`flow/config.mk`:
```
export PLATFORM = sky130hd
export DESIGN_NAME = ARM
export DESIGN_NICKNAME = ARM
export VERILOG_FILES = /design/flow/design.v
export SDC_FILE = /design/flow/constraint.sdc
export NUM_CORES = 4
export LEC_CHECK = 0
export ABC_AREA = 1
export CAP_MARGIN = 20
export CELL_PAD_IN_SITES_GLOBAL_PLACEMENT = 0
export CORE_ASPECT_RATIO = 0.97
export CORE_MARGIN = 4
export CORE_UTILIZATION = 16
export CTS_CLUSTER_SIZE = 78
export GPL_ROUTABILITY_DRIVEN = 0
export MIN_ROUTING_LAYER = met2
export PLACE_DENSITY_LB_ADDON = 0.08
export SLEW_MARGIN = 25
export TNS_END_PERCENT = 45
```
`flow/constraint.sdc`:
```
create_clock -name core_clock -period 12.1 [get_ports {clk}]
set_input_delay 2.4200 -clock core_clock [delete_from_list [all_inputs] [get_ports {clk}]]
set_output_delay 2.4200 -clock core_clock [all_outputs]
set_load 0.01 [all_outputs]
```
`flow/design.v`:
```
module register #(parameter WORD_LEN=32)(
    clk, 
    rst, 
    ld, 
    in, 
    out
    );
    input clk, rst, ld;
    input [WORD_LEN - 1: 0] in;
    output reg [WORD_LEN - 1: 0] out;
    always @(posedge clk or posedge rst) begin
        if (rst)
            out <= 0;
        else if (ld)
            out <= in;
    end
endmodule
module incrementer #(parameter WORD_LEN=32)(
    in, 
    out
    );
    input [WORD_LEN - 1:0] in;
    output [WORD_LEN - 1:0] out;
    assign out = in + 4;
endmodule
module mux2to1 #(parameter WORD_LEN=32) (
    a, 
    b, 
    sel_a, 
    sel_b, 
    out
    );
    input [WORD_LEN - 1:0] a, b;
    input sel_a, sel_b;
    output reg [WORD_LEN - 1:0] out;
    always @(a or b or sel_a or sel_b)
    begin
        out = 0;
        if (sel_a)
            out = a;
        else if (sel_b)
            out = b; 
    end
endmodule
module mux_3_to_1 
    #(parameter WIDTH=32)
(
    in1,
    in2,
    in3,
    sel,
    out
);
    input [WIDTH - 1 : 0] in1;
    input [WIDTH - 1 : 0] in2;
    input [WIDTH - 1 : 0] in3;
    input [1:0] sel;
    output reg [WIDTH - 1 : 0] out;
    always @(*) begin
        out = {WIDTH{1'b0}};
        if (sel == 2'b00)
            out = in1;
        else if (sel == 2'b01)
            out = in2;
        else if (sel == 2'b10)
            out = in3;
    end
endmodule
module IF_Stage(
    clk, 
    rst, 
    freeze, 
    branch_taken,
    branch_addr,
    instruction,
    PC,
    imem_addr,
    imem_data
);
    input clk, rst, freeze, branch_taken;
    input [32 - 1:0] branch_addr;
    output [32 - 1:0] instruction;
    output [32 - 1 : 0] PC;
    output [32 - 1 : 0] imem_addr;
    input [32 - 1:0] imem_data;
    wire[32 - 1 : 0] pc_in, pc_reg_out, pc_inc_out;
    register #(.WORD_LEN(32)) pc_reg(
        .clk(clk), 
        .rst(rst),
        .ld(~freeze), 
        .in(pc_in), 
        .out(pc_reg_out)
    );
    incrementer #(.WORD_LEN(32)) pc_inc(
        .in(pc_reg_out), 
        .out(pc_inc_out)
    );
    mux2to1 #(.WORD_LEN(32)) pc_mux(
        .a(pc_inc_out), 
        .b(branch_addr), 
        .sel_a(~branch_taken), 
        .sel_b(branch_taken), 
        .out(pc_in)
    );
    assign instruction = imem_data;
    assign imem_addr = pc_reg_out;
    assign PC = pc_inc_out;
endmodule
module IF_Stage_Reg (
	input clk, rst, freeze, flush,
	input[32 - 1:0] PC_in, instruction_in,
	output reg[32 - 1:0] PC, instruction
);
	always @(posedge clk, posedge rst) begin
		if (rst)
		begin
			PC <= 32'b0;
			instruction <= 32'b0;
		end
		else begin
			if (freeze) begin
			  	PC <= PC;
				instruction <= instruction;
			end
			else if (flush)
			begin
			  	PC <= 32'b0;
				instruction <= 32'b0;
			end
			else
			begin
			  	PC <= PC_in;
				instruction <= instruction_in;
			end
		end
	end
endmodule
module ControlUnit(
		mode, opcode, s,
		exe_cmd, mem_read, mem_write,
		wb_enable, branch_taken, status_write_enable
		);
	input[2 - 1 : 0] mode;
	input[4 - 1 : 0] opcode;
	input s;
	output reg[4 - 1 : 0] exe_cmd;
	output reg mem_read, mem_write, wb_enable,
			branch_taken, status_write_enable;
	always @(mode, opcode, s) begin
		exe_cmd = 0; mem_read = 0;
		mem_write = 0; wb_enable = 0;
		branch_taken = 0;
		status_write_enable = 0;
		case (mode)
			2'b00 : begin
				case (opcode) 
					4'b1101 : begin
						wb_enable = 1'b1;
						status_write_enable = s;
						exe_cmd = 4'b1101;
					end
					4'b1111 : begin
						wb_enable = 1'b1;
						status_write_enable = s;
						exe_cmd = 4'b1111;
					end
					4'b0100 : begin
						wb_enable = 1'b1;
						status_write_enable = s;
						exe_cmd = 4'b0100;
					end
					4'b0101 : begin
						wb_enable = 1'b1;
						status_write_enable = s;
						exe_cmd = 4'b0101;
					end
					4'b0010 : begin
						wb_enable = 1'b1;
						status_write_enable = s;
						exe_cmd = 4'b0010;
					end		
					4'b0110 : begin
						wb_enable = 1'b1;
						status_write_enable = s;
						exe_cmd = 4'b0110;
					end
					4'b0000 : begin
						wb_enable = 1'b1;
						status_write_enable = s;
						exe_cmd = 4'b0000;
					end
					4'b1100 : begin
						wb_enable = 1'b1;
						status_write_enable = s;
						exe_cmd = 4'b1100;
					end
					4'b0001 : begin
						wb_enable = 1'b1;
						status_write_enable = s;
						exe_cmd = 4'b0001;
					end
					4'b1010 : begin
						wb_enable = 1'b0;
						status_write_enable = 1'b1;
						exe_cmd = 4'b1010;
					end
					4'b1000: begin
						wb_enable = 1'b0;
						status_write_enable = 1'b1;
						exe_cmd = 4'b1000;
					end
				endcase
			end
			2'b01 : begin
				case (s) 
					1'b1: begin
						wb_enable = 1'b1;
						status_write_enable = 1'b1;
						exe_cmd = 4'b0100;
						mem_read = 1'b1;
					end
					1'b0: begin
						wb_enable = 1'b0;
						status_write_enable = 1'b0;
						exe_cmd = 4'b0100;
						mem_write = 1'b1;
					end
				endcase
			end
			2'b10 : begin
				branch_taken = 1'b1;
			end
		endcase
	end
endmodule
module Condition_Check (
    cond,
    stat_reg,
    cond_state
);
    input [4 - 1:0] cond;
    input [4 - 1:0] stat_reg;
    output cond_state;
    wire z, c, n, v;
    assign {z, c, n, v} = stat_reg;
    reg cond_state_reg;
    always @(cond, z, c, n, v) begin
        cond_state_reg = 1'b0;
        case(cond)
            4'b0000 : begin
                cond_state_reg = z;
            end
            4'b0001 : begin
                cond_state_reg = ~z;
            end
            4'b0010 : begin
                cond_state_reg = c;
            end
            4'b0011 : begin
                cond_state_reg = ~c;
            end
            4'b0100 : begin
                cond_state_reg = n;
            end
            4'b0101 : begin
                cond_state_reg = ~n;
            end
            4'b0110 : begin
                cond_state_reg = v;
            end
            4'b0111 : begin
                cond_state_reg = ~v;
            end
            4'b1000 : begin
                cond_state_reg = c & ~z;
            end
            4'b1001 : begin
                cond_state_reg = ~c | z;
            end
            4'b1010 : begin
                cond_state_reg = (n & v) | (~n & ~v);
            end
            4'b1011 : begin
                cond_state_reg = (n & ~v) | (~n & v);
            end
            4'b1100 : begin
                cond_state_reg = ~z & ((n & v) | (~n & ~v));
            end
            4'b1101 : begin
                cond_state_reg = z | (n & ~v) | (~n & ~v);
            end
            4'b1110 : begin
                cond_state_reg = 1'b1;
            end
        endcase
    end
    assign cond_state = cond_state_reg;
endmodule
module RegisterFile (
	clk, 
    rst, 
    src1, 
    src2, 
    dest_wb, 
	result_wb,  
    wb_enable,
	reg1, 
    reg2
);
    input clk, rst;
    input [4 - 1 : 0] src1, src2, dest_wb;
	input[32 - 1:0] result_wb;
    input wb_enable;
	output [32 - 1:0] reg1, reg2;
    reg[32 - 1:0] data[0:16 - 1];
    always @(negedge clk, posedge rst) begin
		if (rst) begin
            data[0] <= 32'd0;
            data[1] <= 32'd1;
            data[2] <= 32'd2;
            data[3] <= 32'd3;
            data[4] <= 32'd4;
            data[5] <= 32'd5;
            data[6] <= 32'd6;
            data[7] <= 32'd7;
            data[8] <= 32'd8;
            data[9] <= 32'd9;
            data[10] <= 32'd10;
            data[11] <= 32'd11;
            data[12] <= 32'd12;
            data[13] <= 32'd13;
            data[14] <= 32'd14;
            data[15] <= 32'd15;
        end
        else if (wb_enable) data[dest_wb] <= result_wb;
	end
    assign reg1 = data[src1];
    assign reg2 = data[src2];
endmodule 
module ID_Stage(
	clk,
	rst,
	PC_in,
	instruction_in,
	hazard,
	status_register_in,	
	wb_dest,
	wb_value,
	wb_enable_WB,
	PC,
	mem_read_out, 
	mem_write_out, 
	wb_enable_out,
	execute_command_out,
	branch_taken_out, 
	status_write_enable_out,
	reg_file_out1, 
	reg_file_out2,
	two_src,
	src1_out, 
	src2_out,
	immediate_out,
	signed_immediate,
	shift_operand,
	dest_reg_out  
);
	input clk;
	input rst;
	input[32 - 1: 0] PC_in;
	input[32 - 1:0] instruction_in;
	input hazard;
	input [3:0] status_register_in;
	input [4 - 1 : 0] wb_dest;
	input [32 - 1 : 0] wb_value;
	input wb_enable_WB;
	output[32 - 1: 0] PC;
	output mem_read_out, mem_write_out, wb_enable_out;
	output [4 - 1:0] execute_command_out;
	output branch_taken_out, status_write_enable_out;
	output [32 - 1:0] reg_file_out1, reg_file_out2;
	output two_src;
	output [4 - 1 : 0] src1_out, src2_out;
	output immediate_out;
	output [23:0] signed_immediate;
	output [12 - 1:0] shift_operand;
	output [4 - 1:0] dest_reg_out;  
	assign PC = PC_in;
	assign src1_out = instruction_in[19:16];
	wire two_src_mem_write_en;
	wire control_unit_mux_enable;
	wire mem_write;
	assign two_src_mem_write_en = cond_state == 1'b1 ? mem_write : 1'b0;  
	assign two_src = (~instruction_in[25]) | (two_src_mem_write_en);
	wire mem_read, wb_enable, branch_taken, status_write_enable;
	wire [4 - 1:0] execute_command;
	ControlUnit control_unit(
		.mode(instruction_in[27:26]),
		.opcode(instruction_in[24:21]), 
		.s(instruction_in[20]),
		.exe_cmd(execute_command), 
		.mem_read(mem_read), 
		.mem_write(mem_write),
		.wb_enable(wb_enable), 
		.branch_taken(branch_taken),
		.status_write_enable(status_write_enable)
	);
	wire cond_state;
	assign control_unit_mux_enable = ~cond_state | hazard;
	assign mem_read_out = control_unit_mux_enable == 1'b0 ? mem_read : 1'b0;
	assign mem_write_out = control_unit_mux_enable == 1'b0 ? mem_write : 1'b0;
	assign wb_enable_out = control_unit_mux_enable == 1'b0 ? wb_enable : 1'b0;
	assign branch_taken_out = control_unit_mux_enable == 1'b0 ? branch_taken : 1'b0;
	assign status_write_enable_out = control_unit_mux_enable == 1'b0 ? status_write_enable : 1'b0;
	assign execute_command_out = control_unit_mux_enable == 1'b0 ? execute_command : 4'b0;
	wire[4 - 1:0] reg_file_src1, reg_file_src2;
	assign reg_file_src1 = instruction_in[19:16];
	assign reg_file_src2 = two_src_mem_write_en ? instruction_in[15:12] : instruction_in[3:0];
	assign src2_out = reg_file_src2; 
	RegisterFile register_file(
		.clk(clk), 
		.rst(rst),
    	.src1(reg_file_src1), 
		.src2(reg_file_src2),
		.dest_wb(wb_dest),
		.result_wb(wb_value),
    	.wb_enable(wb_enable_WB),
		.reg1(reg_file_out1), .reg2(reg_file_out2)
	);
	Condition_Check condition_check(
		.cond(instruction_in[31:28]),
		.stat_reg(status_register_in),
		.cond_state(cond_state)
    );
	assign shift_operand = instruction_in[11:0];
	assign signed_immediate = instruction_in[23:0];
	assign dest_reg_out = instruction_in[15:12];
	assign immediate_out = instruction_in[25];
endmodule
module HazardDetector (
    input [4 - 1:0] src1, src2,
    input [4 - 1:0] exe_wb_dest,
    input [4 - 1:0]mem_wb_dest,
    input two_src, 
    input exe_wb_enable,
    input mem_wb_enable,
    input hazard_ignore,
    input EXE_mem_read_en,
    output reg hazard
);  
    always @(*)
    begin
        hazard = 1'b0;
        if (~hazard_ignore) begin
            if ((src1 == exe_wb_dest) && (exe_wb_enable == 1'b1))
                hazard = 1'b1;
            else
            if ((src1 == mem_wb_dest) && (mem_wb_enable == 1'b1))
                hazard = 1'b1;
            else
            if ((src2 == exe_wb_dest) && (exe_wb_enable == 1'b1) && (two_src == 1'b1))
                hazard = 1'b1;            
            else
            if ((src2 == mem_wb_dest) && (mem_wb_enable == 1'b1) && (two_src == 1'b1))
                hazard = 1'b1;    
            else
                hazard = 1'b0;
        end
        if (hazard_ignore) begin
            if ((src1 == exe_wb_dest) && EXE_mem_read_en)
                hazard = 1'b1;
            else
            if ((src2 == exe_wb_dest) && (two_src == 1'b1) && EXE_mem_read_en)
                hazard = 1'b1;
            else
                hazard = 1'b0;
        end
    end
endmodule
module ID_Stage_Reg(
	clk, 
	rst, 
	flush, 
	pc_in, 
	mem_read_in, 
	mem_write_in, 
	wb_enable_in,
	branch_taken_in, 
	status_write_enable_in, 
	execute_command_in, 
	val_rn_in, 
	val_rm_in,
	immediate_in, 
	signed_immediate_in, 
	shift_operand_in, 
	dest_reg_in,
	status_register_in, 
	pc_out, 
	mem_read_out, 
	mem_write_out, 
	wb_enable_out,
	branch_taken_out, 
	status_write_enable_out, 
	execute_command_out, 
	val_rn_out,
	val_rm_out,
	immediate_out, 
	signed_immediate_out, 
	shift_operand_out, 
	dest_reg_out,
	status_register_out,
	src1_in,
	src2_in,
	src1_out,
	src2_out,
	freeze
);
	input clk, rst, flush;
	input[32 - 1: 0] pc_in;
	input mem_read_in, mem_write_in, wb_enable_in;
	input branch_taken_in, status_write_enable_in;
	input [4 - 1:0] execute_command_in;
	input [32 - 1:0] val_rn_in, val_rm_in;
	input immediate_in;
	input [23:0] signed_immediate_in;
	input [12 - 1:0] shift_operand_in;
	input [4 - 1:0] dest_reg_in;
	input [3:0] status_register_in;
	input freeze;
	output reg[32 - 1: 0] pc_out;
	output reg mem_read_out, mem_write_out, wb_enable_out;
	output reg branch_taken_out, status_write_enable_out;
	output reg [4 - 1:0] execute_command_out;
	output reg [32 - 1:0] val_rn_out, val_rm_out;
	output reg immediate_out;
	output reg [23:0] signed_immediate_out;
	output reg [12 - 1:0] shift_operand_out;
	output reg [4 - 1:0] dest_reg_out;
	output reg [3:0] status_register_out;	
	input [4 - 1 : 0] src1_in, src2_in;
	output reg [4 - 1 : 0] src1_out, src2_out;
	always @(posedge clk, posedge rst) 
        if (rst) begin
			pc_out <= 32'b0;
			{mem_read_out, mem_write_out, wb_enable_out} <= {3'b0};
			{branch_taken_out, status_write_enable_out} <= {2'b0};
			execute_command_out <= 4'b0;
			{val_rn_out, val_rm_out} <= {32'b0, 32'b0};
			immediate_out <= 1'b0;
			signed_immediate_out <= 24'b0;
			shift_operand_out <= 12'b0;
			dest_reg_out <= 4'b0;
			status_register_out <= 4'b0;
		end
        else
		begin
			if (freeze)
			begin
			end
			else
			if (flush)
			begin
				pc_out <= 32'b0;
				{mem_read_out, mem_write_out, wb_enable_out} <= {3'b0};
				{branch_taken_out, status_write_enable_out} <= {2'b0};
				execute_command_out <= 4'b0;
				{val_rn_out, val_rm_out} <= {32'b0, 32'b0};
				immediate_out <= 1'b0;
				signed_immediate_out <= 24'b0;
				shift_operand_out <= 12'b0;
				dest_reg_out <= 4'b0;
				status_register_out <= 4'b0;
				src1_out <= 4'b0;
				src2_out <= 4'b0;
			end
			else
			begin
			  	pc_out <= pc_in;
				{mem_read_out, mem_write_out, wb_enable_out} <= {mem_read_in, mem_write_in, wb_enable_in};
				{branch_taken_out, status_write_enable_out} <= {branch_taken_in, status_write_enable_in};
				execute_command_out <= execute_command_in;
				{val_rn_out, val_rm_out} <= {val_rn_in, val_rm_in};
				immediate_out <= immediate_in;
				signed_immediate_out <= signed_immediate_in;
				shift_operand_out <= shift_operand_in;
				dest_reg_out <= dest_reg_in;
				status_register_out <= status_register_in;
            	src1_out <= src1_in;
				src2_out <= src2_in;
			end
		end
endmodule
module val2gen(
		input [32 - 1:0] val_rm,
        input [11:0] shift_operand,
        input immediate, is_mem_command,
        output reg [32 - 1:0] val2_out
		);
    reg [2 * (32) - 1 : 0] tmp;
    integer i;
    always @(val_rm, shift_operand, immediate, is_mem_command) begin
        val2_out = 32'b0;
        tmp = 0;
        if (is_mem_command == 1'b0) begin
            if (immediate == 1'b1) begin
                val2_out = {24'b0 ,shift_operand[7 : 0]};
                tmp = {val2_out, val2_out} >> (({{2'b0},shift_operand[11 : 8]}) << 1);
                val2_out = tmp[32 - 1 : 0];
            end 
            else 
            if(immediate == 1'b0 && shift_operand[4] == 0) begin
                case(shift_operand[6:5])
                    2'b00 : begin
                        val2_out = val_rm << shift_operand[11 : 7];
                    end
                    2'b01 : begin
                        val2_out = val_rm >> shift_operand[11 : 7];
                    end
                    2'b10 : begin
                        val2_out = val_rm >>> shift_operand[11 : 7];
                    end
                    2'b11 : begin
                        tmp = {val_rm, val_rm} >> (shift_operand[11 : 7]);
                        val2_out = tmp[32 - 1 : 0];
                    end
                endcase
            end
        end 
        else  
        begin
            val2_out = { {20{shift_operand[11]}} , shift_operand[11 : 0]}; 
        end
    end
endmodule 
module ALU (
    alu_in1, 
    alu_in2,
    alu_command,
    status_register,
    alu_out,
    alu_status_register_out
    );
    input [32 - 1:0] alu_in1, alu_in2;
    input [4 - 1:0] alu_command;
    input [3:0] status_register;
    output reg [32 - 1:0] alu_out;
    output [3:0] alu_status_register_out;
    wire cin;
    assign cin = status_register[1];
    wire z, n; 
    assign z = (alu_out == 32'b0) ? 1'b1 : 1'b0;
    assign n = (alu_out[32 - 1]); 
    reg v, cout; 
    assign alu_status_register_out = {z, cout, n, v};
    always @(*) begin
        cout = 1'b0;
        v = 1'b0;
        case (alu_command)
            4'b1101:
                alu_out = alu_in2;
            4'b1111:
                alu_out = ~alu_in2; 
            4'b0100:
                begin
                    {cout, alu_out} = alu_in1 + alu_in2;
                    v = ((alu_in1[32 - 1] == alu_in2[32 - 1])
                            & (alu_out[32 - 1] != alu_in1[32 - 1]));
                end
            4'b0101:
                begin
                    {cout, alu_out} = alu_in1 + alu_in2 + cin;
                    v = ((alu_in1[32 - 1] == alu_in2[32 - 1]) 
                        & (alu_out[32 - 1] != alu_in1[32 - 1]));
                end
            4'b0010:
                begin
                    {cout, alu_out} = alu_in1 - alu_in2;
                    v = ((alu_in1[32 - 1] == ~alu_in2[32 - 1])
                        & (alu_out[32 - 1] != alu_in1[32 - 1]));
                end
            4'b0110:
                begin
                    {cout, alu_out} = alu_in1 - alu_in2 - 1 + cin;
                    v = ((alu_in1[32 - 1] == alu_in2[32 - 1])
                        & (alu_out[32 - 1] != alu_in1[32 - 1]));
                end
            4'b0000:
                alu_out	 = 	alu_in1 & alu_in2;
            4'b1100:
                alu_out	 = 	alu_in1 | alu_in2;
            4'b0001:
                alu_out	 = 	alu_in1 ^ alu_in2;
            4'b1010:
                begin
                    {cout, alu_out} = {alu_in1[31], {alu_in1}} - {alu_in2[31], {alu_in2}};
                        v = ((alu_in1[32 - 1] == ~alu_in2[32 - 1])
                            & (alu_out[32 - 1] != alu_in1[32 - 1]));
                end
            4'b1000:
                alu_out	 = 	alu_in1 & alu_in2;
            4'b0100:
                alu_out	 = 	alu_in1 + alu_in2;
            4'b0100:
                alu_out	 = 	alu_in1 + alu_in2;
            default:
                alu_out  =  32'b0;
        endcase
    end    
endmodule
module EXE_Stage(
	clk, 
	rst,
	pc_in, 
	wb_enable_in, 
	mem_read_in, 
	mem_write_in, 
	status_register_write_enable, 
	branch_taken_in, 
	execute_command_in,
	immediate_in, 
	signed_immediate_24_in, 
	shift_operand_in, 
	val_rn_in, 
	val_rm_in, 
	status_register_in,
	pc_out,
	status_bits, 
	alu_res,
	branch_address,
	alu_res_in_MEM,
	wb_value_WB,
	alu_mux_src_1_sel,
	alu_mux_src_2_sel,
	val_rm_mux_out
);
	input clk, rst;
	input [32 - 1: 0] pc_in;
	input wb_enable_in, mem_read_in, mem_write_in, status_register_write_enable, branch_taken_in;
	input [4 - 1 : 0] execute_command_in;
	input immediate_in;
	input [23:0] signed_immediate_24_in;
	input [12 - 1 : 0] shift_operand_in;
	input [32 - 1: 0] val_rn_in, val_rm_in;
	input [3:0] status_register_in; 
	input [32 - 1 : 0] alu_res_in_MEM;
	input [32 - 1 : 0] wb_value_WB;
	input [1:0] alu_mux_src_1_sel;
	input [1:0] alu_mux_src_2_sel;
	output [32 - 1: 0] pc_out;
	output [3:0] status_bits;
	output [32 - 1 : 0] alu_res;
	output [32 - 1 : 0] branch_address;
	output [32 - 1 : 0] val_rm_mux_out;
	assign pc_out = pc_in;
	wire [32 - 1 : 0] alu_out;
	wire [32 - 1 : 0] val2out;
	wire [32 - 1 : 0] alu_mux_rn_out;
	wire [32 - 1 : 0] alu_mux_rm_out;
	ALU alu(
    	.alu_in1(alu_mux_rn_out), 
		.alu_in2(val2out),
    	.alu_command(execute_command_in),
    	.status_register(status_register_in),
    	.alu_out(alu_out),
    	.alu_status_register_out(status_bits)
    );
	assign alu_res = alu_out;
	wire is_mem_command;
	assign is_mem_command = mem_read_in | mem_write_in;
	mux_3_to_1 #(32) alu_mux_src_1(
		.in1(val_rn_in),
		.in2(alu_res_in_MEM),
		.in3(wb_value_WB),
		.sel(alu_mux_src_1_sel),
		.out(alu_mux_rn_out)
	);
	mux_3_to_1 #(32) alu_mux_src_2(
		.in1(val_rm_in),
		.in2(alu_res_in_MEM),
		.in3(wb_value_WB),
		.sel(alu_mux_src_2_sel),
		.out(alu_mux_rm_out)
	);
	assign val_rm_mux_out = alu_mux_rm_out;
	val2gen v2g(
		.val_rm(alu_mux_rm_out),
        .shift_operand(shift_operand_in),
        .immediate(immediate_in), 
		.is_mem_command(is_mem_command),
        .val2_out(val2out)
		);
	wire [32 - 1 : 0] adder_out;
	wire [32 - 1 : 0] sign_immediate_extended = { {8{signed_immediate_24_in[23]}}, signed_immediate_24_in}; 
	assign adder_out = pc_in + (sign_immediate_extended << 2);	
	assign branch_address = adder_out;
endmodule 
module EXE_Stage_Reg(
	clk,
	rst,
	pc_in,
	wb_enable_in,
	mem_read_in,
	mem_write_in,
	alu_res_in,
	val_rm_in,
	dest_in,
	pc_out,
	wb_enable_out,
	mem_read_out,
	mem_write_out,
	alu_res_out,
	val_rm_out,
	dest_out,
	freeze
);
	input clk, rst;
	input [32 - 1 : 0] pc_in;
	input wb_enable_in, mem_read_in, mem_write_in;
	input [32 - 1 : 0] alu_res_in, val_rm_in;
	input [4 - 1 : 0] dest_in;
	input freeze;
	output reg[32 - 1 : 0] pc_out;
	output reg wb_enable_out, mem_read_out, mem_write_out;
	output reg [32 - 1 : 0] alu_res_out, val_rm_out;
	output reg [4 - 1 : 0] dest_out;
	always @(posedge clk, posedge rst) 
        if (rst)
		begin
            pc_out <= 32'b0;
			{wb_enable_out, mem_read_out, mem_write_out} <= {3'b0};
			{alu_res_out, val_rm_out} <= {32'b0, 32'b0};
			dest_out <= 4'b0;
		end
        else
		begin
			if (freeze)
			begin
			end
			else
			begin
				pc_out <= pc_in;
				{wb_enable_out, mem_read_out, mem_write_out} <= {wb_enable_in, mem_read_in, mem_write_in};
				{alu_res_out, val_rm_out} <= {alu_res_in, val_rm_in};
				dest_out <= dest_in;
			end
		end
endmodule
module StatusRegister(
    clk,
    rst,
    ld,
    in,
    out
);
    input clk;
    input rst;
    input ld;
    input [3:0] in;
    output reg [3:0] out;
    always@(negedge clk, posedge rst) 
	begin
		if (rst) 
            out <= 0;
		else 
        if (ld) 
            out <= in;
	end
endmodule
module MEM_Stage(
	clk,
	rst,
	pc_in,
	mem_write_in,
	mem_read_in,
	alu_res_in,
	val_rm_in,
	data_mem_out,
	pc_out,
	alu_res_out_MEM,
	freeze_MEM,
	dmem_addr,
	dmem_wdata,
	dmem_read,
	dmem_write,
	dmem_rdata,
	dmem_ready
);
	input clk;
	input rst;
	input [32 - 1 : 0] pc_in;
	input mem_write_in;
	input mem_read_in;
	input [32 - 1 : 0] alu_res_in;
	input [32 - 1 : 0] val_rm_in;
	output [32 - 1 : 0] data_mem_out;
	output [32 - 1 : 0] pc_out;
	output freeze_MEM;
	output [32 - 1 : 0] dmem_addr;
	output [32 - 1 : 0] dmem_wdata;
	output dmem_read, dmem_write;
	input [32 - 1 : 0] dmem_rdata;
	input dmem_ready;
	assign pc_out = pc_in;
	output [32 - 1 : 0] alu_res_out_MEM;
	assign alu_res_out_MEM = alu_res_in;
	assign dmem_addr = alu_res_in;
	assign dmem_wdata = val_rm_in;
	assign dmem_read = mem_read_in;
	assign dmem_write = mem_write_in;
	assign data_mem_out = dmem_rdata;
	assign freeze_MEM = (mem_read_in | mem_write_in) & ~dmem_ready;
endmodule
module MEM_Stage_Reg(
	clk,
	rst,
	pc_in,
	wb_enable_in,
	mem_read_in,
	alu_res_in,
	data_mem_in,
	dest_reg_in,
	wb_enable_out,
	mem_read_out,
	alu_res_out,
	data_mem_out,
	dest_reg_out,
	pc_out,
	freeze
);
	input clk;
	input rst;
	input [32 - 1 : 0] pc_in;
	input wb_enable_in;
	input mem_read_in;
	input [32 - 1 : 0] alu_res_in;
	input [32 - 1 : 0] data_mem_in;
	input [4 - 1 : 0] dest_reg_in;
	input freeze;
	output reg wb_enable_out;
	output reg mem_read_out;
	output reg [32 - 1 : 0] alu_res_out;
	output reg [32 - 1 : 0] data_mem_out;
	output reg [4 - 1 : 0] dest_reg_out;
	output reg [32 - 1 : 0] pc_out;
	always @(posedge clk, posedge rst) 
        if (rst)
		begin
			wb_enable_out <= 1'b0;
			mem_read_out <= 1'b0;
			alu_res_out <= 32'b0;
			data_mem_out <= 32'b0;
			dest_reg_out <= 4'b0;
			pc_out <= 32'b0;
		end
        else
		begin
			if (freeze)
			begin
			end
			else
			begin
				wb_enable_out <= wb_enable_in;
				mem_read_out <= mem_read_in;
				alu_res_out <= alu_res_in;
				data_mem_out <= data_mem_in;
				dest_reg_out <= dest_reg_in;
				pc_out <= pc_in;
			end
		end
endmodule
module WB_Stage(
	clk,
	rst,
	pc_in,
	mem_read,
	alu_res_in,
	data_mem_in,
	wb_value,
	pc_out
);
	input clk;
	input rst;
	input [32 - 1 : 0] pc_in;
	input mem_read;
	input [32 - 1 : 0] alu_res_in;
	input [32 - 1 : 0] data_mem_in;
	output [32 - 1 : 0] wb_value;
	output [32 - 1 : 0] pc_out;
	assign pc_out = pc_in;
	mux2to1  #(.WORD_LEN(32)) wb_stage_mux(
		.a(data_mem_in), .sel_a(mem_read),
		.b(alu_res_in), .sel_b(~mem_read),
		.out(wb_value)
	);
endmodule 
module Forwarding 
(
    en_forwarding,
	WB_wb_en, 
    MEM_wb_en,
    MEM_dst, 
    WB_dst, 
    src1_in, 
    src2_in,
    sel_src1, 
    sel_src2,
    ignore_hazard
);
    input en_forwarding;
	input WB_wb_en, MEM_wb_en;
    input [4 - 1:0] MEM_dst, WB_dst, src1_in, src2_in;
    output reg [1:0] sel_src1, sel_src2;
    output reg ignore_hazard;
	always@(*) begin
		sel_src1 = 2'b0;
		sel_src2 = 2'b0;
        ignore_hazard = 1'b0;
        if (en_forwarding && WB_wb_en) begin
            if (WB_dst == src1_in) begin
                sel_src1 = 2'b10;  
                ignore_hazard = 1'b1;
            end
            if (WB_dst == src2_in) begin
                sel_src2 = 2'b10;  
                ignore_hazard = 1'b1;
            end
        end
        if (en_forwarding && MEM_wb_en) begin
            if (MEM_dst == src1_in) begin
                sel_src1 = 2'b01;
                ignore_hazard = 1'b1;
            end
            if (MEM_dst == src2_in) begin
                sel_src2 = 2'b01;
                ignore_hazard = 1'b1;
            end
        end
	end
endmodule
module ARM(
	input clk, rst,
	output [32 - 1:0] imem_addr,
	input [32 - 1:0] imem_data,
	output [32 - 1:0] dmem_addr,
	output [32 - 1:0] dmem_wdata,
	output dmem_read,
	output dmem_write,
	input [32 - 1:0] dmem_rdata,
	input dmem_ready
);
	wire frwrd_mode = 1'b1;  
	wire freeze, branch_taken, flush;
	wire[32 - 1:0] 	PC_IF, PC_IF_Reg,
								PC_ID, PC_ID_Reg,
								PC_EXE, PC_EXE_Reg,
								PC_MEM, PC_MEM_Reg,
								PC_WB;
	wire [3:0] actual_status_register_out; 
	wire[32 - 1:0] 	Instruction_IF, Instruction_IF_Reg;
	wire hazard;
	assign freeze = hazard;
	wire branch_taken_ID_Reg;
	assign flush = branch_taken_ID_Reg;
	wire branch_taken_EXE;
	assign branch_taken_EXE = branch_taken_ID_Reg;
	wire [32 - 1 : 0] branch_address_EXE;
	wire freeze_MEM;  
	IF_Stage IF_Stage(
		.clk(clk), 
		.rst(rst),
		.freeze(freeze | freeze_MEM), 
		.branch_taken(branch_taken_EXE),
		.branch_addr(branch_address_EXE),
		.PC(PC_IF),
		.instruction(Instruction_IF),
		.imem_addr(imem_addr),
		.imem_data(imem_data)
	);
	IF_Stage_Reg IF_Stage_Reg(
		.clk(clk), 
		.rst(rst),
		.freeze(freeze | freeze_MEM), 
		.flush(flush),
		.PC_in(PC_IF), 
		.instruction_in(Instruction_IF),
        .PC(PC_IF_Reg), 
		.instruction(Instruction_IF_Reg)
	);
	wire mem_read_ID, mem_read_ID_Reg;
	wire mem_write_ID, mem_write_ID_Reg;
	wire wb_enable_ID, wb_enable_ID_Reg;
	wire [4 - 1:0] execute_command_ID, execute_command_ID_Reg;
	wire branch_taken_ID; 
	wire status_write_enable_ID, status_write_enable_ID_Reg;
	wire [32 - 1:0] reg_file_1_ID, reg_file_1_ID_Reg;
	wire [32 - 1:0] reg_file_2_ID, reg_file_2_ID_Reg;
	wire immediate_ID, immediate_ID_Reg;
	wire [23:0] signed_immediate_ID, signed_immediate_ID_Reg;
	wire [12 - 1:0] shift_operand_ID, shift_operand_ID_Reg;
	wire [4 - 1:0] dest_reg_ID, dest_reg_ID_Reg;
	wire [3:0] status_register_ID_Reg, status_register_ID;
	wire two_src_ID;
	wire [4 - 1 : 0] src1_ID, src2_ID;
	wire [4 - 1 : 0] dest_reg_EXE_Reg;
	wire wb_enable_MEM_Reg;
	wire [32 - 1 : 0] wb_value_WB;
	wire [4 - 1 : 0] dest_reg_MEM_Reg;
	ID_Stage ID_Stage(
		.clk(clk), 
		.rst(rst), 
		.PC_in(PC_IF_Reg), 
		.hazard(hazard),
		.instruction_in(Instruction_IF_Reg), 
		.PC(PC_ID), 
		.status_register_in(actual_status_register_out),
		.wb_dest(dest_reg_MEM_Reg),
		.wb_value(wb_value_WB),
		.wb_enable_WB(wb_enable_MEM_Reg),
		.mem_read_out(mem_read_ID), 
		.mem_write_out(mem_write_ID), 
		.wb_enable_out(wb_enable_ID),
		.execute_command_out(execute_command_ID),
		.branch_taken_out(branch_taken_ID), 
		.status_write_enable_out(status_write_enable_ID),
		.reg_file_out1(reg_file_1_ID), 
		.reg_file_out2(reg_file_2_ID), 
		.two_src(two_src_ID),
		.src1_out(src1_ID),
		.src2_out(src2_ID),
		.immediate_out(immediate_ID),
		.signed_immediate(signed_immediate_ID), 
		.shift_operand(shift_operand_ID),
		.dest_reg_out(dest_reg_ID)
	);
	wire wb_enable_EXE_Reg;
	wire ignore_hazard_FWD;
	HazardDetector HazardDetector(
		.src1(src1_ID), 
		.src2(src2_ID),
		.exe_wb_dest(dest_reg_ID_Reg), 
		.mem_wb_dest(dest_reg_EXE_Reg),  
		.two_src(two_src_ID), 
		.exe_wb_enable(wb_enable_ID_Reg),  
		.mem_wb_enable(wb_enable_EXE_Reg),  
		.EXE_mem_read_en(mem_read_ID_Reg),
		.hazard(hazard),
		.hazard_ignore(frwrd_mode)
	);
	assign status_register_ID = actual_status_register_out;
	wire [4 - 1 : 0] src1_ID_Reg, src2_ID_Reg;
	ID_Stage_Reg ID_Stage_Reg(
		.clk(clk), 
		.rst(rst), 
		.flush(flush), 
		.pc_in(PC_ID), 
		.mem_read_in(mem_read_ID),
		.mem_write_in(mem_write_ID), 
		.wb_enable_in(wb_enable_ID),
		.branch_taken_in(branch_taken_ID), 
		.status_write_enable_in(status_write_enable_ID), 
		.execute_command_in(execute_command_ID), 
		.val_rn_in(reg_file_1_ID), 
		.val_rm_in(reg_file_2_ID),
		.immediate_in(immediate_ID), 
		.signed_immediate_in(signed_immediate_ID),
		.shift_operand_in(shift_operand_ID), 
		.dest_reg_in(dest_reg_ID),
		.status_register_in(status_register_ID), 
		.pc_out(PC_ID_Reg), 
		.mem_read_out(mem_read_ID_Reg),
		.mem_write_out(mem_write_ID_Reg), 
		.wb_enable_out(wb_enable_ID_Reg),
		.branch_taken_out(branch_taken_ID_Reg), 
		.status_write_enable_out(status_write_enable_ID_Reg), 
		.execute_command_out(execute_command_ID_Reg), 
		.val_rn_out(reg_file_1_ID_Reg), 
		.val_rm_out(reg_file_2_ID_Reg),
		.immediate_out(immediate_ID_Reg), 
		.signed_immediate_out(signed_immediate_ID_Reg),
		.shift_operand_out(shift_operand_ID_Reg), 
		.dest_reg_out(dest_reg_ID_Reg),
		.status_register_out(status_register_ID_Reg),
		.freeze(freeze_MEM),
		.src1_in(src1_ID),
		.src2_in(src2_ID),
		.src1_out(src1_ID_Reg),
		.src2_out(src2_ID_Reg)
	);
	wire [32 - 1 : 0] alu_res_EXE;
	wire [3:0] alu_status_bits;
	wire [32 - 1 : 0] val_rm_mux_out_EXE;
	wire [32 - 1 : 0] alu_res_out_MEM;
	wire [1 : 0] sel_src1_FWD, sel_src2_FWD;
	EXE_Stage EXE_Stage(
		.clk(clk), 
		.rst(rst),
		.pc_in(PC_ID_Reg), 
		.wb_enable_in(wb_enable_ID_Reg), 
		.mem_read_in(mem_read_ID_Reg), 
		.mem_write_in(mem_write_ID_Reg), 
		.status_register_write_enable(status_write_enable_ID_Reg), 
		.branch_taken_in(branch_taken_ID_Reg), 
		.execute_command_in(execute_command_ID_Reg),
		.immediate_in(immediate_ID_Reg), 
		.signed_immediate_24_in(signed_immediate_ID_Reg), 
		.shift_operand_in(shift_operand_ID_Reg), 
		.val_rn_in(reg_file_1_ID_Reg), 
		.val_rm_in(reg_file_2_ID_Reg), 
		.status_register_in(status_register_ID_Reg),
		.pc_out(PC_EXE),
		.status_bits(alu_status_bits), 
		.alu_res(alu_res_EXE),
		.branch_address(branch_address_EXE),
		.alu_res_in_MEM(alu_res_out_MEM),  
		.wb_value_WB(wb_value_WB),
		.alu_mux_src_1_sel(sel_src1_FWD),  
		.alu_mux_src_2_sel(sel_src2_FWD),  
		.val_rm_mux_out(val_rm_mux_out_EXE)
	);
	wire mem_read_EXE_Reg;
	wire mem_write_EXE_Reg;
	wire [32 - 1 : 0] alu_res_EXE_Reg;
	wire [32 - 1 : 0] val_rm_EXE_Reg;
	EXE_Stage_Reg EXE_Stage_Reg(
		.clk(clk),
		.rst(rst),
		.pc_in(PC_EXE),
		.wb_enable_in(wb_enable_ID_Reg),
		.mem_read_in(mem_read_ID_Reg),
		.mem_write_in(mem_write_ID_Reg),
		.alu_res_in(alu_res_EXE),
		.val_rm_in(val_rm_mux_out_EXE),
		.dest_in(dest_reg_ID_Reg),
		.freeze(freeze_MEM),
		.pc_out(PC_EXE_Reg),
		.wb_enable_out(wb_enable_EXE_Reg),
		.mem_read_out(mem_read_EXE_Reg),
		.mem_write_out(mem_write_EXE_Reg),
		.alu_res_out(alu_res_EXE_Reg),
		.val_rm_out(val_rm_EXE_Reg),
		.dest_out(dest_reg_EXE_Reg)
	);
	StatusRegister StatusRegister(
		.clk(clk),
		.rst(rst),
		.ld(status_write_enable_ID_Reg),
		.in(alu_status_bits),
		.out(actual_status_register_out)
	);
	wire [32 - 1 : 0] data_mem_MEM;
	MEM_Stage MEM_Stage(
		.clk(clk),
		.rst(rst),
		.pc_in(PC_EXE_Reg),
		.mem_write_in(mem_write_EXE_Reg),
		.mem_read_in(mem_read_EXE_Reg),
		.alu_res_in(alu_res_EXE_Reg),
		.val_rm_in(val_rm_EXE_Reg),
		.data_mem_out(data_mem_MEM),
		.pc_out(PC_MEM),
		.alu_res_out_MEM(alu_res_out_MEM),
		.freeze_MEM(freeze_MEM),
		.dmem_addr(dmem_addr),
		.dmem_wdata(dmem_wdata),
		.dmem_read(dmem_read),
		.dmem_write(dmem_write),
		.dmem_rdata(dmem_rdata),
		.dmem_ready(dmem_ready)
	);
	wire mem_read_MEM_Reg;
	wire [32 - 1 : 0] alu_res_MEM_Reg;
	wire [32 - 1 : 0] data_mem_MEM_Reg;
	MEM_Stage_Reg MEM_Stage_Reg(
		.clk(clk),
		.rst(rst),
		.pc_in(PC_MEM),
		.wb_enable_in(wb_enable_EXE_Reg),
		.mem_read_in(mem_read_EXE_Reg),
		.alu_res_in(alu_res_EXE_Reg),
		.data_mem_in(data_mem_MEM),
		.dest_reg_in(dest_reg_EXE_Reg),
		.freeze(freeze_MEM),
		.wb_enable_out(wb_enable_MEM_Reg),
		.mem_read_out(mem_read_MEM_Reg),
		.alu_res_out(alu_res_MEM_Reg),
		.data_mem_out(data_mem_MEM_Reg),
		.dest_reg_out(dest_reg_MEM_Reg),
		.pc_out(PC_MEM_Reg)
	);
	WB_Stage WB_Stage(
		.clk(clk),
		.rst(rst),
		.pc_in(PC_MEM_Reg),
		.mem_read(mem_read_MEM_Reg),
		.alu_res_in(alu_res_MEM_Reg),
		.data_mem_in(data_mem_MEM_Reg),
		.wb_value(wb_value_WB),
		.pc_out(PC_WB)
	);
	Forwarding Forwarding ( 
		.en_forwarding(frwrd_mode),
		.WB_wb_en(wb_enable_MEM_Reg), 
		.MEM_wb_en(wb_enable_EXE_Reg),
		.MEM_dst(dest_reg_EXE_Reg), 
		.WB_dst(dest_reg_MEM_Reg), 
		.src1_in(src1_ID_Reg), 
		.src2_in(src2_ID_Reg),
		.sel_src1(sel_src1_FWD), 
		.sel_src2(sel_src2_FWD),
		.ignore_hazard(ignore_hazard_FWD)
	);
endmodule 
```
`flow/run.sh`:
```
#!/bin/bash
# the make line also repeats each setting of config.mk as NAME=value (left out here)
make -C /OpenROAD-flow-scripts/flow DESIGN_CONFIG=/design/flow/config.mk WORK_HOME=/design/flow/orfs CLKGATE_MAP_FILE= finish
```
==> flow_summary.toml, run 1 <==
# flow metrics
[setup_path]
crit_arrival_ns = 7.79
r2r_start = "MEM_Stage_Reg.mem_read_out"
crit_path_start_kind = "flip-flop"
worstSetupStartpoint = "MEM_Stage_Reg.mem_read_out"
critPathBufInv = 14
crit_path_end = "StatusRegister.out[3]"
r2r_cells = 49
path_class = "flip-flop to flip-flop"
rr_endpoint = "StatusRegister.out[3]"
crit_family = "simple AND/OR/NAND/NOR gates"
required_ns = 6.78
cp_common_cell = "nand2_1"
r2r_slack_ns = -1.01
cp_max_fo = 23
critPathCaptureType = "flip-flop"
cp.depth = 49
slowest_delay_ns = 0.50
crit_slowest_cell = "dfrtp_2"

[final_timing]
hold_violations = 0
worstMarginPinSlew_ns = 1.15
setup_slack_ns = -1.01
fin_worst_skew_ns = 0.148
max-slew-margin-rel = 0.232
finalMaxSlewViolations = 0
setup_viol = 4
grt_setup_unrepaired = "true"
hold_slack_ns = 0.436
finalSetupTns_ns = -3.52

[global_route]
grt_use_met1 = 0
grtUsageMet2 = 0.342
use_met3 = 0.472
track_usage = 0.326
top_usage_layer = "met3"
grt_max_degree = 162
grt_pass1_wl_um = 578000
overflow = 0
antenna_found_initial = 2
grt_pass1_vias = 107000

[clock_tree]
cts_root_buf = "clkbuf_16"
hold_buffers = 0
numCtsBuffers = 123
cts_tree = "done"
clk_pin_slew_ns = 0.06
clock_sinks = 899
clk_latency_ns = 0.95
clockBufferDepth = 4
htree_levels = 3

[drt]
dr.pass1.iters = 13
wl_um = 428000
wire_per_inst_um = 28.5
drc = 0
first_iter_violations = 18400
ant_nets = 0
via_per_inst = 6.48
vias = 97400

[synthesis]
synthArstFlopShare = 0.991
simple_gate_area_frac = 0.278
ys_ff = 899
top_area_frac = 0.204
synthMostInstantiatedCell = "nand2_1"
ys_dominant_reg_cell = "dfrtn_1"
yosys.area.top_type = "dfrtn_1"
common_cells = "nand2_1 (2027), inv_1 (1109), o21ai_0 (1061)"
syn_avg_cell_area_um2 = 6.93
syn_inst = 8579
synth_nets = 8781
syn_area_mm2 = 0.0595
ys_sh_xor = 0.00930
yosysCellCount = 8579
synthDistinctLibCells = 71
synth-adder-area-share = 0.0288
ys_top_logic_family = "simple AND/OR/NAND/NOR gates"
enable_flop_cells = 8
mux_share = 0
area_leaders = "dfrtn_1 (20%), dfrtp_1 (16%), nand2_1 (13%)"
aoi_share = 0.194
yosysWarnings = 16
ys_seq_frac = 0.380
yosysChipArea_mm2 = 0.0595

[hold_path]
min_from = "ID_Stage.register_file.data[8][9]"
min_path_cells = 2
hold_class = "flip-flop to flip-flop"
min_to = "ID_Stage.register_file.data[8][9]"

[job]
cap_viol_max_count = 0
warnings = 136

[layout]
nets = 10200
synthToLayoutAreaGrowth_pct = 46.8

[run_status]
so.violations = "setup timing"
status = "finished with violations"

[floorplanning]
ioPinCount = 165
chipHeight_um = 609
die_x_um = 627
core_region_area_mm2 = 0.370
fp_util = 0.161
row_count = 220
chipArea_mm2 = 0.382

[placed_design]
dp_hpwl_um = 296000
preCtsSetupSlack_ns = -1.92
portBuffers = 164
-- through the flow --
stage	std cells	util	instance area, um2
finish	15000	0.236	87300
global route	15000	0.235	87100
CTS	14900	0.230	85300
detailed placement	14600	0.209	77600
global placement	14600	0.209	77500
floorplan	8579	-	59500
-- final cells by class --
| class | count | area [um2] |
|---|---|---|
| inverters | 1155 | 4380 |
| clock buffers | 178 | 3650 |
| fillers | 41100 | 283000 |
| well taps | 4884 | 6110 |
| repair buffers | 1750 | 15300 |
| clock inverters | 81 | 602 |
| multi-input cells | 6010 | 34500 |
| flip-flops and latches | 899 | 22600 |
| diodes | 72 | 180 |
-- timing repair --
action	in CTS	in global routing
pin swaps	158	164
buffers inserted	71	54
endpoints found under the hold margin	0	0
cloned	5	0
resized	628	351
endpoints found under the setup margin	4	5
-- per-layer routing --
layer	up-vias	part of all wire	wire length [um]
met1	32500	0	0
met3	3196	0.46	195000
met4	221	0.086	36700
li1	31400	-	-
met2	30000	0.44	186000
met5	-	0.023	9900
==> run 2: changes to the inputs <==
- ABC_AREA: 1 -> unset
- CELL_PAD_IN_SITES_GLOBAL_PLACEMENT: 0 -> unset
- CORE_ASPECT_RATIO: 0.97 -> unset
- CORE_MARGIN: 4 -> 2
- CORE_UTILIZATION: 16 -> 40
- CTS_CLUSTER_SIZE: 78 -> unset
- GPL_ROUTABILITY_DRIVEN: 0 -> unset
- MIN_ROUTING_LAYER: met2 -> unset
- PLACE_DENSITY_LB_ADDON: 0.08 -> unset
- SLEW_MARGIN: 25 -> 20
- TNS_END_PERCENT: 45 -> unset
- clock period: 12.1 -> 19.8 ns (I/O delays scaled with it)
==> run 2 against run 1 <==
  * Now clean on timing, DRC and antenna
  * First-iteration DRC count down 51%
  * Worst hold slack better by 0.0064 ns
  * Clock skew down 0.053 ns
  * Highest routed layer unchanged
==> flow_summary.toml, run 2 <==
# flow metrics
[placed_design]
place_area_mm2 = 0.0645
placedCellCount = 9085
gp_congestion = 1.07
preCtsSetupSlack_ns = 0.699
portBuffers = 164
dp_hpwl_um = 206000

[global_route]
antenna_found_initial = 13
grt_pass1_vias = 58600
grt_max_degree = 169
grt_pass1_wl_um = 432000
overflow = 0
track_usage = 0.392

[floorplanning]
row_count = 140
chipArea_mm2 = 0.150
fp_util = 0.403
chipHeight_um = 387
die_x_um = 387
ioPinCount = 165
core_region_area_mm2 = 0.146

[drt]
wire_per_inst_um = 32.6
via_per_inst = 6.68
first_iter_violations = 8980
ant_nets = 0
vias = 62200
wl_um = 303000
dr.pass1.iters = 9
drc = 0

[hold_path]
min_path_cells = 2
min_to = "ID_Stage.register_file.data[0][15]"
hold_class = "flip-flop to flip-flop"
min_from = "ID_Stage.register_file.data[0][15]"

[layout]
synthToLayoutAreaGrowth_pct = 16.2
fillers = 14300
final_cell_count_no_fill = 9317
stdcell_area_mm2 = 0.0682
fin_util = 0.468
nets = 7507

[setup_path]
r2r_slack_ns = 0.44
critPathCaptureType = "flip-flop"
crit_path_start_kind = "flip-flop"
critPathBufInv = 6
path_class = "flip-flop to flip-flop"
rr_endpoint = "StatusRegister.out[2]"
crit_path_end = "StatusRegister.out[2]"
crit_family = "simple AND/OR/NAND/NOR gates"
cp_common_cell = "buf_4"
cp.depth = 32
cp_max_fo = 35
required_ns = 10.41
r2r_start = "EXE_Stage_Reg.dest_out[2]"
crit_arrival_ns = 9.97
r2r_cells = 32
worstSetupStartpoint = "EXE_Stage_Reg.dest_out[2]"
crit_slowest_cell = "o31ai_2"
slowest_delay_ns = 0.81

[synthesis]
synthArstFlopShare = 0.991
synthDistinctLibCells = 124
yosysChipArea_mm2 = 0.0587
enable_flop_cells = 8
ys_seq_frac = 0.385
yosysWarnings = 16
synthMostInstantiatedCell = "nand2_1"
ys_ff = 899
ys_dominant_reg_cell = "dfrtn_1"
synth_nets = 7336
common_cells = "nand2_1 (932), nor2_1 (855), a21oi_1 (718)"
syn_area_mm2 = 0.0587
mux_share = 0.0364
syn_inst = 7134
ys_sh_xor = 0.0246
yosys.area.top_type = "dfrtn_1"
aoi_share = 0.284
simple_gate_area_frac = 0.190
syn_avg_cell_area_um2 = 8.23
area_leaders = "dfrtn_1 (21%), dfrtp_1 (16%), a21oi_1 (6.1%)"
yosysCellCount = 7134
ys_top_logic_family = "AND-OR/OR-AND gates"
synth-adder-area-share = 0.0292
top_area_frac = 0.206

[clock_tree]
clk_pin_slew_ns = 0.07
htree_levels = 3
numCtsBuffers = 101
cts_root_buf = "clkbuf_16"
clock_sinks = 899
clockBufferDepth = 3
clk_latency_ns = 0.76
cts_tree = "done"

[final_timing]
max-slew-margin-rel = 0.137
finalMaxSlewViolations = 0
hold_violations = 0
fin_worst_skew_ns = 0.0957
setup_slack_ns = 0.443
worstMarginPinSlew_ns = 1.29
grt_setup_unrepaired = "false"
setup_viol = 0
hold_slack_ns = 0.443

[job]
warnings = 140
cap_viol_max_count = 0

[run_status]
status = "complete, no violations"
run 2: metal layers:
layer  wire length, um  global-route usage  vias up
met5                51                   0        -
met4             21500               0.227        8
met3             34800              0.0993     1044
met2            124000               0.562     4178
met1            123000               0.535    30400
li1                  -                   -    26600
run 2: area by class of cell:
cell class | instances | area (um2) | share of cell area
clock buffers | 153 | 3030 | 0.0444
repair buffers | 633 | 5330 | 0.0782
multi-input cells | 5500 | 33700 | 0.494
flip-flops and latches | 899 | 22600 | 0.331
inverters | 138 | 526 | 0.00771
well taps | 1917 | 2400 | 0.0352
diodes | 6 | 15.0 | 0.000220
clock inverters | 71 | 647 | 0.00948
run 2: timing repair:
action                                  in CTS  in global routing
hold endpoints to repair                     0                  0
setup buffers                                0                  1
endpoints found under the setup margin       0                  4
hold buffers                                 0                  0
gates resized                                0                  5
run 2: metrics by stage:
step | setup TNS, ns
after global placement | 0
after detailed placement | 0
after CTS | 0
final | 0
after global routing | 0
after floorplan | -2968.39
==> run 3: changes to the inputs <==
- ABC_AREA: unset -> 1
- CAP_MARGIN: 20 -> 0
- CORE_ASPECT_RATIO: unset -> 0.5
- CORE_UTILIZATION: 40 -> 72
- CTS_CLUSTER_DIAMETER: unset -> 348
- CTS_CLUSTER_SIZE: unset -> 98
- PLACE_DENSITY: unset -> 0.36
- SETUP_SLACK_MARGIN: unset -> 3.16
- TNS_END_PERCENT: unset -> 10
- clock period: 19.8 -> 10.7 ns (I/O delays scaled with it)
==> run 3 against run 2 <==
  * The run now fails in global routing (5_1_grt)
  * Die size shrank 43%
  * Synthesized area grew 1.4%
  * Synthesized cell count grew 20%
==> flow_summary.toml, run 3 <==
# yosys + openroad results
[run_status]
status = "did not finish"
haltStage = "global routing (5_1_grt)"
toolErrorMsg = "[ERROR GRT-0232] Routing congestion too high. Check the congestion heatmap in the GUI."

[placed_design]
gp_congestion = 1.27
dp_hpwl_um = 182000
placedCellCount = 10400
portBuffers = 164
preCtsSetupSlack_ns = -1.26

[global_route]
track_usage = 0.811
overflow = 151

[clock_tree]
htree_levels = 1
clockBufferDepth = 3
numCtsBuffers = 13
clock_sinks = 899
cts_root_buf = "clkbuf_16"
hold_buffers = 0

[synthesis]
top_area_frac = 0.204
ys_top_logic_family = "simple AND/OR/NAND/NOR gates"
enable_flop_cells = 8
yosysWarnings = 16
yosysChipArea_mm2 = 0.0595
ys_sh_xor = 0.00930
yosys.area.top_type = "dfrtn_1"
syn_avg_cell_area_um2 = 6.93
mux_share = 0
simple_gate_area_frac = 0.278
syn_inst = 8579
synth-adder-area-share = 0.0288
synthDistinctLibCells = 71
syn_area_mm2 = 0.0595
synthArstFlopShare = 0.991
area_leaders = "dfrtn_1 (20%), dfrtp_1 (16%), nand2_1 (13%)"
synthMostInstantiatedCell = "nand2_1"
ys_seq_frac = 0.380
ys_dominant_reg_cell = "dfrtn_1"
ys_ff = 899
yosysCellCount = 8579
synth_nets = 8781
aoi_share = 0.194
common_cells = "nand2_1 (2027), inv_1 (1109), o21ai_0 (1061)"

[floorplanning]
core_region_area_mm2 = 0.0818
row_count = 74
ioPinCount = 165
fp_util = 0.728
chipHeight_um = 207
chipArea_mm2 = 0.0851
die_x_um = 411
-- run 3: layer usage --
metal,track usage,GRT overflow
met1,0.826,10
met2,0.923,44
met3,0.729,25
met4,0.729,70
met5,0.544,2
-- run 3: repair_timing --
| action | in CTS |
|---|---|
| pin swaps | 95 |
| gates resized | 477 |
| setup buffers | 120 |
| cloned | 42 |
| endpoints found under the setup margin | 763 |
-- run 3: through the flow --
step / cell area [um2] / hold WS [ns] / util
4_1_cts: 73600 / 0.420 / 0.900
3_3_place_gp: 69000 / 0.425 / 0.844
2_1_floorplan: 59500 / 0.414 / -
3_5_place_dp: 69000 / 0.433 / 0.844
==> run 4: changes to the inputs <==
- ABC_AREA: 1 -> unset
- CAP_MARGIN: 0 -> 20
- CELL_PAD_IN_SITES_GLOBAL_PLACEMENT: unset -> 3
- CORE_ASPECT_RATIO: 0.5 -> unset
- CORE_MARGIN: 2 -> 7
- CORE_UTILIZATION: 72 -> 34
- CTS_CLUSTER_DIAMETER: 348 -> 51
- CTS_CLUSTER_SIZE: 98 -> unset
- PLACE_DENSITY: 0.36 -> unset
- PLACE_DENSITY_LB_ADDON: unset -> 0.1
- SETUP_SLACK_MARGIN: 3.16 -> -0.52
- TNS_END_PERCENT: 10 -> unset
- clock period: 10.7 -> 12.9 ns (I/O delays scaled with it)
==> run 4 against run 3 <==
  * Now fails the layout checks on setup timing
  * Die size rose by 120%
  * Synthesized area fell by 1.3%
  * Synthesized cell count fell by 17%
==> flow_summary.toml, run 4 <==
# flow metrics
[run_status]
status = "finished with violations"
so.violations = "setup timing"

[global_route]
grt_pass1_wl_um = 490000
antenna_found_initial = 20
grt_max_degree = 200
overflow = 0
track_usage = 0.361
grt_pass1_vias = 64000

[drt]
via_per_inst = 6.11
ant_nets = 0
wire_per_inst_um = 32.2
dr.pass1.iters = 8
first_iter_violations = 7398
drc = 0
vias = 66100
wl_um = 349000

[final_timing]
grt_setup_unrepaired = "true"
hold_violations = 0
finalMaxSlewViolations = 0
worstMarginPinSlew_ns = 1.11
setup_slack_ns = -1.92
setup_viol = 4
hold_slack_ns = 0.447
fin_worst_skew_ns = 0.119
max-slew-margin-rel = 0.257

[layout]
synthToLayoutAreaGrowth_pct = 35.1
nets = 8602
fin_util = 0.462
final_cell_count_no_fill = 10800

[synthesis]
enable_flop_cells = 8
synthArstFlopShare = 0.991
ys_ff = 899
mux_share = 0.0364
ys_dominant_reg_cell = "dfrtn_1"
aoi_share = 0.284
ys_seq_frac = 0.385
synthMostInstantiatedCell = "nand2_1"
ys_top_logic_family = "AND-OR/OR-AND gates"
ys_sh_xor = 0.0246
area_leaders = "dfrtn_1 (21%), dfrtp_1 (16%), a21oi_1 (6.1%)"
yosysWarnings = 16
synth-adder-area-share = 0.0292
syn_area_mm2 = 0.0587
top_area_frac = 0.206
syn_avg_cell_area_um2 = 8.23
yosysCellCount = 7134
simple_gate_area_frac = 0.190
synthDistinctLibCells = 124
yosysChipArea_mm2 = 0.0587
synth_nets = 7336
syn_inst = 7134
common_cells = "nand2_1 (932), nor2_1 (855), a21oi_1 (718)"
yosys.area.top_type = "dfrtn_1"

[setup_path]
path_class = "flip-flop to flip-flop"
crit_arrival_ns = 8.91
rr_endpoint = "StatusRegister.out[2]"
crit_family = "AND-OR/OR-AND gates"
cp_max_fo = 7
r2r_cells = 33
cp.depth = 33
required_ns = 6.99
crit_path_end = "StatusRegister.out[2]"
crit_path_start_kind = "flip-flop"
cp_common_cell = "buf_4"
r2r_slack_ns = -1.92
critPathBufInv = 5
worstSetupStartpoint = "ID_Stage_Reg.src2_out[0]"
crit_slowest_cell = "mux4_2"
r2r_start = "ID_Stage_Reg.src2_out[0]"
slowest_delay_ns = 0.54
critPathCaptureType = "flip-flop"

[clock_tree]
clk_latency_ns = 0.78
numCtsBuffers = 120
htree_levels = 3
cts_root_buf = "clkbuf_16"
hold_buffers = 0
clk_pin_slew_ns = 0.06
clock_sinks = 899
cts_tree = "done"
clockBufferDepth = 3

[hold_path]
min_path_cells = 2
min_from = "ID_Stage.register_file.data[0][19]"
hold_class = "flip-flop to flip-flop"
min_to = "ID_Stage.register_file.data[0][19]"

[floorplanning]
die_x_um = 429
ioPinCount = 165
core_region_area_mm2 = 0.172
fp_util = 0.342
chipHeight_um = 429
row_count = 152
chipArea_mm2 = 0.184

[placed_design]
portBuffers = 164
dp_hpwl_um = 256000
gp_congestion = 1.04
placedCellCount = 10500

[job]
warnings = 144
cap_viol_max_count = 0
run 4: per-layer routing:
metal	part of all wire	routed length [um]	global-route usage	up-vias
met3	0.084	29100	0.0726	873
met2	0.43	148000	0.542	3475
li1	-	-	-	28800
met4	0.068	23800	0.193	8
met1	0.42	148000	0.491	32900
met5	0.00024	82	0.00130	-
run 4: metrics by stage:
stage	cell area, um2	TNS [ns]	setup WS [ns]
final	79300	-6.92	-1.92
after global routing	79300	-7.75	-2.08
after CTS	79100	-6.28	-1.77
after detailed placement	73800	-8.63	-2.26
after global placement	73800	-9.09	-2.34
after floorplan	59200	-4748.97	-8.02
run 4: what timing repair did:
| item | in CTS | in global routing |
|---|---|---|
| endpoints found under the setup margin | 4 | 4 |
| endpoints found under the hold margin | 0 | 0 |
| buffers inserted | 37 | 5 |
| gates cloned | 4 | 0 |
| gates resized | 140 | 40 |
| pin swaps | 57 | 28 |
run 4: area by class of cell:
| class | instances | area (um2) |
|---|---|---|
| multi-input combinational | 5501 | 34800 |
| clock buffer | 157 | 3380 |
| inverter | 138 | 524 |
| fill | 17200 | 92300 |
| timing repair buffer | 1708 | 14200 |
| tap | 2310 | 2890 |
| sequential | 899 | 22600 |
| antenna | 10 | 25.0 |
| clock inverter | 102 | 902 |
==> run 5: changes to the inputs <==
- CELL_PAD_IN_SITES_GLOBAL_PLACEMENT: 3 -> unset
- CORE_MARGIN: 7 -> 2
- CORE_UTILIZATION: 34 -> 50
- CTS_CLUSTER_DIAMETER: 51 -> unset
- PLACE_DENSITY_LB_ADDON: 0.1 -> unset
- SETUP_SLACK_MARGIN: -0.52 -> unset
- TNS_END_PERCENT: unset -> 40
- clock period: 12.9 -> 11.0 ns (I/O delays scaled with it)
==> run 5 against run 4 <==
  * Still fails the layout checks on setup timing
  * Sequential share of layout area up 0.98 points
  * First-iteration DRC count up 41%
  * Worst setup slack worse by 1.1 ns
  * Worst hold slack better by 0.0015 ns
  * Synthesized area unchanged
  * Critical path depth down 1
  * Non-clock buffer count down 59
  * Clock skew up 0.0015 ns
  * Synthesized cell count unchanged
  * Critical path type unchanged
  * Critical endpoint unchanged
==> flow_summary.toml, run 5 <==
# flow metrics
[run_status]
status = "finished with violations"
so.violations = "setup timing"

[floorplanning]
fp_util = 0.504
chipHeight_um = 347
ioPinCount = 165
chipArea_mm2 = 0.120
die_x_um = 347
row_count = 125
core_region_area_mm2 = 0.116

[placed_design]
gp_congestion = 1.13
dp_hpwl_um = 221000
portBuffers = 164

[synthesis]
ys_seq_frac = 0.385
mux_share = 0.0364
ys_dominant_reg_cell = "dfrtn_1"
synth-adder-area-share = 0.0292
synth_nets = 7336
syn_inst = 7134
syn_avg_cell_area_um2 = 8.23
yosysChipArea_mm2 = 0.0587
simple_gate_area_frac = 0.190
synthMostInstantiatedCell = "nand2_1"
top_area_frac = 0.206
yosysWarnings = 16
synthDistinctLibCells = 124
aoi_share = 0.284
enable_flop_cells = 8
synthArstFlopShare = 0.991
area_leaders = "dfrtn_1 (21%), dfrtp_1 (16%), a21oi_1 (6.1%)"
syn_area_mm2 = 0.0587
ys_sh_xor = 0.0246
common_cells = "nand2_1 (932), nor2_1 (855), a21oi_1 (718)"
yosys.area.top_type = "dfrtn_1"
ys_top_logic_family = "AND-OR/OR-AND gates"
ys_ff = 899
yosysCellCount = 7134

[setup_path]
path_class = "flip-flop to flip-flop"
r2r_cells = 32
required_ns = 5.99
cp_max_fo = 10
crit_path_end = "StatusRegister.out[2]"
r2r_slack_ns = -3.06
crit_arrival_ns = 9.05
critPathCaptureType = "flip-flop"
crit_family = "AND-OR/OR-AND gates"
critPathBufInv = 6
rr_endpoint = "StatusRegister.out[2]"
slowest_delay_ns = 0.53
cp.depth = 32
worstSetupStartpoint = "ID_Stage_Reg.src2_out[1]"
crit_slowest_cell = "or4_4"
crit_path_start_kind = "flip-flop"
r2r_start = "ID_Stage_Reg.src2_out[1]"

[final_timing]
setup_slack_ns = -3.06
grt_setup_unrepaired = "true"
fin_worst_skew_ns = 0.121
setup_viol = 4
hold_violations = 0
finalMaxSlewViolations = 0
worstMarginPinSlew_ns = 1.21
max-slew-margin-rel = 0.183

[clock_tree]
htree_levels = 3
clockBufferDepth = 3
clock_sinks = 899
numCtsBuffers = 97
cts_root_buf = "clkbuf_16"
hold_buffers = 0
clk_latency_ns = 0.77
cts_tree = "done"
clk_pin_slew_ns = 0.06

[hold_path]
min_from = "ID_Stage.register_file.data[0][7]"
min_path_cells = 2
hold_class = "flip-flop to flip-flop"
min_to = "ID_Stage.register_file.data[0][7]"

[global_route]
grt_pass1_wl_um = 448000
overflow = 0
track_usage = 0.504
antenna_found_initial = 18
grt_max_degree = 196
grt_pass1_vias = 65700

[drt]
first_iter_violations = 10500
via_per_inst = 6.91
vias = 68700
drc = 0
wl_um = 311000
wire_per_inst_um = 31.3
dr.pass1.iters = 10
ant_nets = 0

[layout]
synthToLayoutAreaGrowth_pct = 30.6
fin_util = 0.659
nets = 8520
fillers = 9566

[job]
cap_viol_max_count = 0
warnings = 135
-- run 5: stage by stage --
step | setup TNS [ns] | setup slack (ns) | instances | hold WS (ns) | cell area, um2
floorplan | -5617.89 | -8.59 | 7134 | 0.427 | 58700
global placement | -12.92 | -3.32 | 9696 | 0.439 | 72000
detailed placement | -13.07 | -3.38 | 9696 | 0.448 | 72000
CTS | -10.73 | -2.76 | 9926 | 0.448 | 76400
global route | -12.36 | -3.19 | 9927 | 0.471 | 76600
finish | -11.74 | -3.06 | 9937 | 0.448 | 76600
-- run 5: layout make-up --
class | count | area, um2 | share of cell area
Clock inverter | 89 | 968 | 0.0126
Clock buffer | 127 | 2680 | 0.0350
Inverter | 138 | 524 | 0.00684
Tap cell | 1524 | 1910 | 0.0249
Timing Repair Buffer | 1649 | 13600 | 0.177
Multi-Input combinational cell | 5501 | 34300 | 0.448
Antenna cell | 10 | 25.0 | 0.000327
Sequential cell | 899 | 22600 | 0.295
-- run 5: timing repair --
action	in CTS	in global routing
gates cloned	4	0
endpoints found under the setup margin	4	4
pin swaps	29	25
buffers inserted	11	1
resized	137	41
-- run 5: metal layers --
metal / up-vias / track usage / part of all wire
met2: 5655 / 0.717 / 0.40
met4: 16 / 0.346 / 0.090
met5: - / 0.000800 / 0.00034
met3: 1506 / 0.161 / 0.14
met1: 32800 / 0.650 / 0.36
li1: 28700 / - / -
